Design LMFE, start of the top module:
module LMFE ( clk, reset, Din, in_en, busy, out_valid, Dout, mem_cen, mem_wen, mem_addr, mem_d, mem_q);
input   clk;
input   reset;
input   in_en;
output  busy;
output  out_valid;
input   [7:0]  Din;
output  [7:0]  Dout;
output  mem_cen;
output  mem_wen;
output  [9:0]  mem_addr;
output  [7:0]  mem_d;
input   [7:0]  mem_q;
wire [7:0] med_d_w;
wire med_en_w;
wire med_del_w;
wire newline_w;
control MainCT( .clk(clk), .rst(reset), .data_in(Din), .in_en(in_en), .busy(busy), .med_data(med_d_w), .med_en(med_en_w), .med_del(med_del_w), .cen(mem_cen), .wen(mem_wen), .addr(mem_addr), .memd(mem_d), .memq(mem_q), .out_valid(out_valid), .newline(newline_w));
insert_sort med(.clk(clk), .rst(reset) , .data_valid(med_en_w) , .data_in(med_d_w), .data_out(Dout), .del_valid(med_del_w), .newline(newline_w)); 
endmodule
Size in the first run: ~480 flip-flops, roughly 38,000 um^2 of cells after synthesis.
Settings: LEC_CHECK=0, CAP_MARGIN=20, CORE_MARGIN=2, CORE_UTILIZATION=68, CTS_CLUSTER_DIAMETER=270, CTS_CLUSTER_SIZE=28, SLEW_MARGIN=20; clock period 3.25 ns.
run.sh (not shown) runs the stock make flow with config.mk's settings and CLKGATE_MAP_FILE=.
Rerun with:
Settings changed: CORE_UTILIZATION 68 to 71, CTS_CLUSTER_DIAMETER 270 to 57, CTS_CLUSTER_SIZE 28 to unset, SETUP_SLACK_MARGIN set to 0.85.
Result: This time the run completed, yet does not pass: setup timing; wire length came out higher by well over a third; worst setup slack gets worse by 860 ps; non-clock buffer count came out higher by 163; fmax came out lower by about a fifth.
Rerun with:
Settings changed: CORE_UTILIZATION 71 to 65, CTS_CLUSTER_DIAMETER 57 to 30, CTS_CLUSTER_SIZE set to 24.
- The new run completed with no timing, DRC or antenna violations
- worst setup slack improved by 900 ps
- utilization came out lower by 5.5 points
- design area came out higher by 2.9%
Rerun with:
Settings changed: CORE_UTILIZATION 65 to 36, CTS_CLUSTER_DIAMETER 30 to unset, CTS_CLUSTER_SIZE 24 to unset, SETUP_SLACK_MARGIN 0.85 to unset.
Clock period 3.25 ns to 8.77 ns, I/O delays scaled along.
Final cell count increases by 3.4%. Worst setup slack gets better by 3800 ps. Via count decreases by 11%. Fmax decreases by 36%. First-iteration DRC count decreases by 39%. Design area decreases by 15%.

========
Setup of job 1446:
Starting RTL as in the previous note.
export LEC_CHECK = 0
export ABC_AREA = 1
export CAP_MARGIN = 10
export CELL_PAD_IN_SITES_GLOBAL_PLACEMENT = 0
export CORE_ASPECT_RATIO = 1.06
export CORE_MARGIN = 2
export CORE_UTILIZATION = 70
export CTS_CLUSTER_SIZE = 81
export GPL_TIMING_DRIVEN = 1
export HOLD_SLACK_MARGIN = -0.06
export MIN_ROUTING_LAYER = met1
export PLACE_DENSITY = 0.62
export SETUP_SLACK_MARGIN = -0.13
export SLEW_MARGIN = 20
create_clock -name core_clock -period 2.35 [get_ports {clk}]
The log for job 1446 ends in global routing with error GRT-0116, so the run never completed.
[inputs] job 5040 vs job 1446
# job 1446
export LEC_CHECK = 0
export ABC_AREA = 1
export CAP_MARGIN = 10
export CELL_PAD_IN_SITES_GLOBAL_PLACEMENT = 0
export CORE_ASPECT_RATIO = 1.06
export CORE_MARGIN = 2
export CORE_UTILIZATION = 70
export CTS_CLUSTER_SIZE = 81
export GPL_TIMING_DRIVEN = 1
export HOLD_SLACK_MARGIN = -0.06
export MIN_ROUTING_LAYER = met1
export PLACE_DENSITY = 0.62
export SETUP_SLACK_MARGIN = -0.13
export SLEW_MARGIN = 20
create_clock -name core_clock -period 2.35 [get_ports {clk}]
# job 5040
export LEC_CHECK = 0
export ABC_AREA = 1
export CAP_MARGIN = 10
export CELL_PAD_IN_SITES_GLOBAL_PLACEMENT = 0
export CORE_ASPECT_RATIO = 1.06
export CORE_MARGIN = 2
export CORE_UTILIZATION = 66
export CTS_CLUSTER_SIZE = 81
export GPL_TIMING_DRIVEN = 1
export MIN_ROUTING_LAYER = met1
export PLACE_DENSITY_LB_ADDON = 0.06
export SLEW_MARGIN = 20
create_clock -name core_clock -period 2.1 [get_ports {clk}]
==> results <==
- Job 5040: it failed with a tool error in clock tree synthesis, so there are no final results.
- Higher number of placed cells counting well taps was reported by job 5040, not job 1446.
- Worst setup slack after placement for job 5040 is lower than for job 1446.
- | vertical die dimension | higher: job 5040 |
- Count of standard-cell rows | job 5040 above job 1446
--- input diff job 5040..job 4478 ---
# job 5040
export LEC_CHECK = 0
export ABC_AREA = 1
export CAP_MARGIN = 10
export CELL_PAD_IN_SITES_GLOBAL_PLACEMENT = 0
export CORE_ASPECT_RATIO = 1.06
export CORE_MARGIN = 2
export CORE_UTILIZATION = 66
export CTS_CLUSTER_SIZE = 81
export GPL_TIMING_DRIVEN = 1
export MIN_ROUTING_LAYER = met1
export PLACE_DENSITY_LB_ADDON = 0.06
export SLEW_MARGIN = 20
create_clock -name core_clock -period 2.1 [get_ports {clk}]
# job 4478
export LEC_CHECK = 0
export ABC_AREA = 1
export CAP_MARGIN = 20
export CORE_MARGIN = 2
export CORE_UTILIZATION = 66
export CTS_CLUSTER_SIZE = 98
export SLEW_MARGIN = 20
create_clock -name core_clock -period 3.39 [get_ports {clk}]
Findings:
Job 4478 reached the end of the flow, and the finished layout is clean on the timing, design-rule and antenna checks.
Initial standard-cell utilization of the core for job 4478 is higher than for job 5040.
Total number of placement rows is lower on job 4478
In the tables for job 4478 and job 5040, detailed-placement wirelength estimate reads higher with job 5040.
Diff job 4478..job 5040 | total of buffers placed on input and output ports | unchanged
The cell total after placement reported for job 4478 is smaller than that of job 5040 by 13%.
Setup slack after placement in job 4478 is 1.05 ns higher than in job 5040
Between job 5040 and job 4478, the flow reports die height decreasing by a few percent.
Going from job 5040 to job 4478, placement-stage cell area now sits lower; core footprint now sits lower.
Compared job 4478 against job 5040; die size within noise.
The x dimension of the die reported for job 4478 is greater than that of job 5040 by about 3%.
Changes in job 7783 relative to job 4478:
# job 4478
export LEC_CHECK = 0
export ABC_AREA = 1
export CAP_MARGIN = 20
export CORE_MARGIN = 2
export CORE_UTILIZATION = 66
export CTS_CLUSTER_SIZE = 98
export SLEW_MARGIN = 20
create_clock -name core_clock -period 3.39 [get_ports {clk}]
# job 7783
export LEC_CHECK = 0
export CAP_MARGIN = 20
export CORE_MARGIN = 2
export CORE_UTILIZATION = 68
export CTS_CLUSTER_SIZE = 45
export SLEW_MARGIN = 20
create_clock -name core_clock -period 4.88 [get_ports {clk}]
Results
Job 7783 vs job 4478: global-route wire length before repair down
Changes observed in job 7783 relative to job 4478: number of nets in the layout now smaller, wire length now smaller.

========
## job 101
LMFE again, from the RTL that the note above started with.
clock: 3.54 ns
lec_check: 0
cap_margin: 10
cell_pad_in_sites_global_placement: 1
core_aspect_ratio: 1.06
core_margin: 2
core_utilization: 60
cts_cluster_size: 81
gpl_timing_driven: 1
hold_slack_margin: -0.06
min_routing_layer: met1
place_density: 0.62
slew_margin: 20
Input-level comparison between job 102 and job 101:
Settings: CORE_UTILIZATION: 60 -> 40; MIN_ROUTING_LAYER: met1 -> unset; CELL_PAD_IN_SITES_GLOBAL_PLACEMENT: 1 -> unset; CORE_ASPECT_RATIO: 1.06 -> unset; HOLD_SLACK_MARGIN: -0.06 -> unset; CTS_CLUSTER_SIZE: 81 -> unset; CAP_MARGIN: 10 -> 20; GPL_TIMING_DRIVEN: 1 -> unset; PLACE_DENSITY: 0.62 -> unset; the clock period (ns, I/O delays scaled along): 3.54 -> 4.21.
### Flow results
Per the comparison of job 102 with job 101, maximum fanout count along the critical path now sits higher; number of filler cells placed in the layout increased about 75%; layout overhead on the synthesized area held; shortest period the worst path allows now sits higher.
A destination of the critical timing path of MainCT.med_data_r[1] is what job 101 shows, while MainCT.med_data_r[2] belongs to job 102.

========
LMFE again, from the RTL that the note above started with.
==> flow/config.mk <==
export PLATFORM = sky130hd
export DESIGN_NAME = LMFE
export DESIGN_NICKNAME = LMFE
export VERILOG_FILES = /design/flow/design.v
export SDC_FILE = /design/flow/constraint.sdc
export NUM_CORES = 4
export LEC_CHECK = 0
export CAP_MARGIN = 0
export CELL_PAD_IN_SITES_DETAIL_PLACEMENT = 1
export CELL_PAD_IN_SITES_GLOBAL_PLACEMENT = 2
export CORE_ASPECT_RATIO = 1.06
export CORE_MARGIN = 2
export CORE_UTILIZATION = 20
export CTS_CLUSTER_SIZE = 81
export GPL_TIMING_DRIVEN = 0
export HOLD_SLACK_MARGIN = -0.06
export MIN_ROUTING_LAYER = met2
export PLACE_DENSITY_LB_ADDON = 0.28
export SLEW_MARGIN = 40
==> flow/constraint.sdc <==
create_clock -name core_clock -period 4.57 [get_ports {clk}]
set_input_delay 0.9140 -clock core_clock [delete_from_list [all_inputs] [get_ports {clk}]]
set_output_delay 0.9140 -clock core_clock [all_outputs]
set_load 0.01 [all_outputs]
Change:
--- a/flow/config.mk
+++ b/flow/config.mk
@@ -13,6 +13,8 @@
 export CORE_UTILIZATION = 20
-export CTS_CLUSTER_SIZE = 81
+export CTS_CLUSTER_DIAMETER = 77
+export CTS_CLUSTER_SIZE = 69
+export GPL_ROUTABILITY_DRIVEN = 0
 export GPL_TIMING_DRIVEN = 0
-export HOLD_SLACK_MARGIN = -0.06
-export MIN_ROUTING_LAYER = met2
+export MAX_ROUTING_LAYER = met4
+export MIN_ROUTING_LAYER = met1
 export PLACE_DENSITY_LB_ADDON = 0.28
==> flow/constraint.sdc (replaced) <==
create_clock -name core_clock -period 2.85 [get_ports {clk}]
set_input_delay 0.5700 -clock core_clock [delete_from_list [all_inputs] [get_ports {clk}]]
set_output_delay 0.5700 -clock core_clock [all_outputs]
set_load 0.01 [all_outputs]
Effect: The changed run finished but fails on negative setup slack. Die size is unchanged. Worst setup slack gets worse by 0.59 ns. Global-route usage is lower by 9.2 points. Core utilization is higher by 2.8 points. Routed wire length stays flat.
Change:
==> flow/config.mk (replaced) <==
export PLATFORM = sky130hd
export DESIGN_NAME = LMFE
export DESIGN_NICKNAME = LMFE
export VERILOG_FILES = /design/flow/design.v
export SDC_FILE = /design/flow/constraint.sdc
export NUM_CORES = 4
export LEC_CHECK = 0
export ABC_AREA = 1
export CAP_MARGIN = 20
export CORE_MARGIN = 2
export CORE_UTILIZATION = 72
export SLEW_MARGIN = 20
==> flow/constraint.sdc (replaced) <==
create_clock -name core_clock -period 5.38 [get_ports {clk}]
set_input_delay 1.0760 -clock core_clock [delete_from_list [all_inputs] [get_ports {clk}]]
set_output_delay 1.0760 -clock core_clock [all_outputs]
set_load 0.01 [all_outputs]
The changed run ran to the end with no violations.
Hold slack gains 0.016 ns.
Register-to-register slack gains 1.7 ns.
Via count climbs by a few percent.
Clock skew drops by 0.023 ns.
Design area drops by about a fifth.
Global-route usage climbs by 22 points.
Worst setup slack gains 1.7 ns.
Non-clock buffer count drops by 410.
Change:
--- a/flow/config.mk
+++ b/flow/config.mk
@@ -7,6 +7,5 @@
 export LEC_CHECK = 0
-export ABC_AREA = 1
 export CAP_MARGIN = 20
 export CORE_MARGIN = 2
-export CORE_UTILIZATION = 72
+export CORE_UTILIZATION = 65
 export SLEW_MARGIN = 20
==> flow/constraint.sdc (replaced) <==
create_clock -name core_clock -period 3.25 [get_ports {clk}]
set_input_delay 0.6500 -clock core_clock [delete_from_list [all_inputs] [get_ports {clk}]]
set_output_delay 0.6500 -clock core_clock [all_outputs]
set_load 0.01 [all_outputs]
Result:
- clock-buffer cell count went down by 6
- worst hold slack degrades by 0.016 ns
- worst setup slack degrades by 1.3 ns
- wire length went down by 6.8%
- design area went up by 5.9%
Change:
--- a/flow/config.mk
+++ b/flow/config.mk
@@ -9,3 +9,3 @@
 export CORE_MARGIN = 2
-export CORE_UTILIZATION = 65
+export CORE_UTILIZATION = 70
 export SLEW_MARGIN = 20
==> flow/constraint.sdc (replaced) <==
create_clock -name core_clock -period 3.5 [get_ports {clk}]
set_input_delay 0.7000 -clock core_clock [delete_from_list [all_inputs] [get_ports {clk}]]
set_output_delay 0.7000 -clock core_clock [all_outputs]
set_load 0.01 [all_outputs]
Result: The changed run finished clean; final cell count drops by 2.3%; wire length drops by 1.7%; design area drops by 1.5%; hold slack gets better by 0.034 ns; worst setup slack gets better by 0.14 ns.
